==> branch tundra <==
==> flow/design.v <==
module seq_mult(d, done, clk, a, b, go, reset);
  parameter n=32, log2n=5;
  output [2*n-1:0] d;
  output reg done;
	input clk;
	input [n-1:0] a, b;
	input go, reset;
	reg c;
	reg [n-1:0] p, q, m;
	reg [log2n:0]count;
	reg [n:0] sum;
	reg [log2n:0] count_n;
	always @(posedge clk, posedge reset)
		if(reset == 1) begin
			done <= 0;
		end
    else if(reset == 0) begin
			if(go) begin
				c <= 0;
        p <= 0;
				q <= a;
				m <= b;
				done <= 0;
				count <= n;
      end
			else if (!done) begin
				if (q[0] == 0) begin
					sum = 0 + p; 
				end
				else begin
					sum = m + p; 
				end
				{c,p,q} <= {sum,q} >> 1;
				count_n = count - 1;
				count <= count_n;
				if (count_n == 0) begin
					done <= 1;
				end
			end
		end
	assign d = {p,q};
endmodule
==> flow/run.sh <==
#!/bin/bash
# the make line also repeats each setting of config.mk as NAME=value (left out here)
make -C /OpenROAD-flow-scripts/flow DESIGN_CONFIG=/design/flow/config.mk WORK_HOME=/design/flow/orfs CLKGATE_MAP_FILE= finish
==> flow/config.mk <==
export PLATFORM = sky130hd
export DESIGN_NAME = seq_mult
export DESIGN_NICKNAME = seq_mult
export VERILOG_FILES = /design/flow/design.v
export SDC_FILE = /design/flow/constraint.sdc
export NUM_CORES = 4
export LEC_CHECK = 0
export CAP_MARGIN = 20
export CORE_MARGIN = 2
export CORE_UTILIZATION = 40
export PLACE_DENSITY = 0.6
export SLEW_MARGIN = 20
==> flow/constraint.sdc <==
create_clock -name core_clock -period 2.19 [get_ports {clk}]
set_input_delay 0.4380 -clock core_clock [delete_from_list [all_inputs] [get_ports {clk}]]
set_output_delay 0.4380 -clock core_clock [all_outputs]
set_load 0.01 [all_outputs]
==> inputs of branch fjord, as changes to branch tundra <==
CORE_UTILIZATION = 66   (was 40)
==> flow/constraint.sdc (replaced) <==
create_clock -name core_clock -period 2.67 [get_ports {clk}]
set_input_delay 0.5340 -clock core_clock [delete_from_list [all_inputs] [get_ports {clk}]]
set_output_delay 0.5340 -clock core_clock [all_outputs]
set_load 0.01 [all_outputs]
==> comparison table <==
quantity                                                          branch fjord             branch tundra
Fraction of power spent switching nets                                   0.365                     0.300
Setup WS post-layout                                                 -0.327 ns                 -0.530 ns
Met2 WL                                                               11300 um                   7530 um
Core outline area                                                  0.00868 mm2                0.0144 mm2
Part of the power in combinational logic                                 0.363                     0.357
Number of rows in the core area                                             34                        44
Number of buffers inserted to repair setup after CTS                         9                        12
Worst slew pin tran                                                   0.752 ns                  0.487 ns
Result of the run                                     finished with violations  finished with violations
Layout check failures                                             setup timing              setup timing
Clk pwr                                                                1.14 mW                   1.55 mW
Reg-to-reg endpoint                                                      p[19]                     p[29]
Tcrit/Tclk final                                                          1.12                      1.24
Initial antenna violation count                                              1                         0
Drt pass-1 iters                                                            17                         5
Met1 Use GR                                                              0.541                     0.288
Resized Gates After CTS                                                     17                        50
Floorplan-stage core utilization                                         0.675                     0.406
Sequential group share of total power                                    0.412                     0.396
Internal portion of total power                                        3.21 mW                   4.39 mW

* * *

==> v5: inputs <==
// seq_mult: RTL as listed in full above, without the edits since
make LEC_CHECK=0 CAP_MARGIN=20 CORE_MARGIN=2 CORE_UTILIZATION=66 SETUP_SLACK_MARGIN=-0.16 SLEW_MARGIN=20 finish   # period 2.64 ns
run.sh (not shown) runs the stock make flow with config.mk's settings and CLKGATE_MAP_FILE=.
==> v34 (differences from v5) <==
- CORE_UTILIZATION: 66 -> 40
- PLACE_DENSITY: unset -> 0.6
- SETUP_SLACK_MARGIN: -0.16 -> unset
==> flow/constraint.sdc (replaced) <==
create_clock -name core_clock -period 2.94 [get_ports {clk}]
set_input_delay 0.5880 -clock core_clock [delete_from_list [all_inputs] [get_ports {clk}]]
set_output_delay 0.5880 -clock core_clock [all_outputs]
set_load 0.01 [all_outputs]
==> v1 (differences from v5) <==
- ABC_AREA: unset -> 1
- PLACE_DENSITY_LB_ADDON: unset -> 0.01
- SETUP_SLACK_MARGIN: -0.16 -> unset
==> flow/constraint.sdc (replaced) <==
create_clock -name core_clock -period 2.36 [get_ports {clk}]
set_input_delay 0.4720 -clock core_clock [delete_from_list [all_inputs] [get_ports {clk}]]
set_output_delay 0.4720 -clock core_clock [all_outputs]
set_load 0.01 [all_outputs]
==> v24 (differences from v5) <==
- CORE_UTILIZATION: 66 -> 72
- CTS_CLUSTER_SIZE: unset -> 24
- PLACE_DENSITY_LB_ADDON: unset -> 0.04
- SETUP_SLACK_MARGIN: -0.16 -> 0.69
==> flow/constraint.sdc (replaced) <==
create_clock -name core_clock -period 2.3 [get_ports {clk}]
set_input_delay 0.4600 -clock core_clock [delete_from_list [all_inputs] [get_ports {clk}]]
set_output_delay 0.4600 -clock core_clock [all_outputs]
set_load 0.01 [all_outputs]
==> notes <==
v24 ended with an error in 3_3_place_gp (FLW-0024). v5 finished with setup timing left. v1 completed and failed the layout checks on setup timing. v34 completed without violations. Of v5 and v1, v1 has the higher critical path depth (gap 4). The lowest worst setup slack belongs to v5, the highest to v34. Against v1, the sequential power of v34 is lower by 20%. Against v1, the routed wire length of v34 is smaller by about 27%. Non-clock buffer count, highest first: v5, v34, v1. The lowest sequential share of layout area belongs to v1, the highest to v34. Hold slack: v34 is higher than v1 (0.089 ns). First-iteration DRC count, highest first: v5, v1, v34.
==> figures <==
                                                                              v34                     v24                          v5                          v1
Part of the power in registers                                              44.4%                       -                       44.2%                       44.0%
Setup violations, final                                                         0                       -                          18                           2
Switching share of power                                                    29.5%                       -                       34.3%                       35.3%
DRT iter0 DRCs                                                                227                       -                         951                         840
Clock tree root buffer cell                                             clkbuf_16                       -                    clkbuf_8                    clkbuf_8
Number of ordinary and repair buffers in the finished layout                  148                       -                         184                         142
Number of slew-limit violations in the final report                             0                       -                           0                           0
Worst slack on hold paths                                                0.497 ns                       -                    0.565 ns                    0.408 ns
Count of buffers from port buffering                                          131                       -                         131                         131
MaxCap Viol Count                                                               0                       -                           0                           0
Outcome                                                            finished clean  stopped before the end  complete, but fails checks  complete, but fails checks
Last stage reached                                                              -            3_3_place_gp                           -                           -
Violated checks                                                                 -                       -                setup timing                setup timing
Finished Layout Cells                                                         822                       -                         782                        1140
Dominant cell by count in the synthesized netlist                        edfxtp_1                edfxtp_1                    edfxtp_1                     nand2_1
Cell Int Power                                                            2.95 mW                       -                     3.11 mW                     3.43 mW
Synth top area share                                                        52.3%                   52.3%                       52.3%                       46.7%
CP Capture Point                                              p[27]$_SDFFCE_PP0P_                       -         p[23]$_SDFFCE_PP0P_         p[29]$_SDFFCE_PP0P_
CP startpoint                                                  p[0]$_SDFFCE_PP0P_                       -          p[0]$_SDFFCE_PP0P_         p[17]$_SDFFCE_PP0P_
Critical path start-end classification                                 reg -> reg                       -                  reg -> reg                  reg -> reg
No activity file was given, so power comes from the tool's default toggle rates.
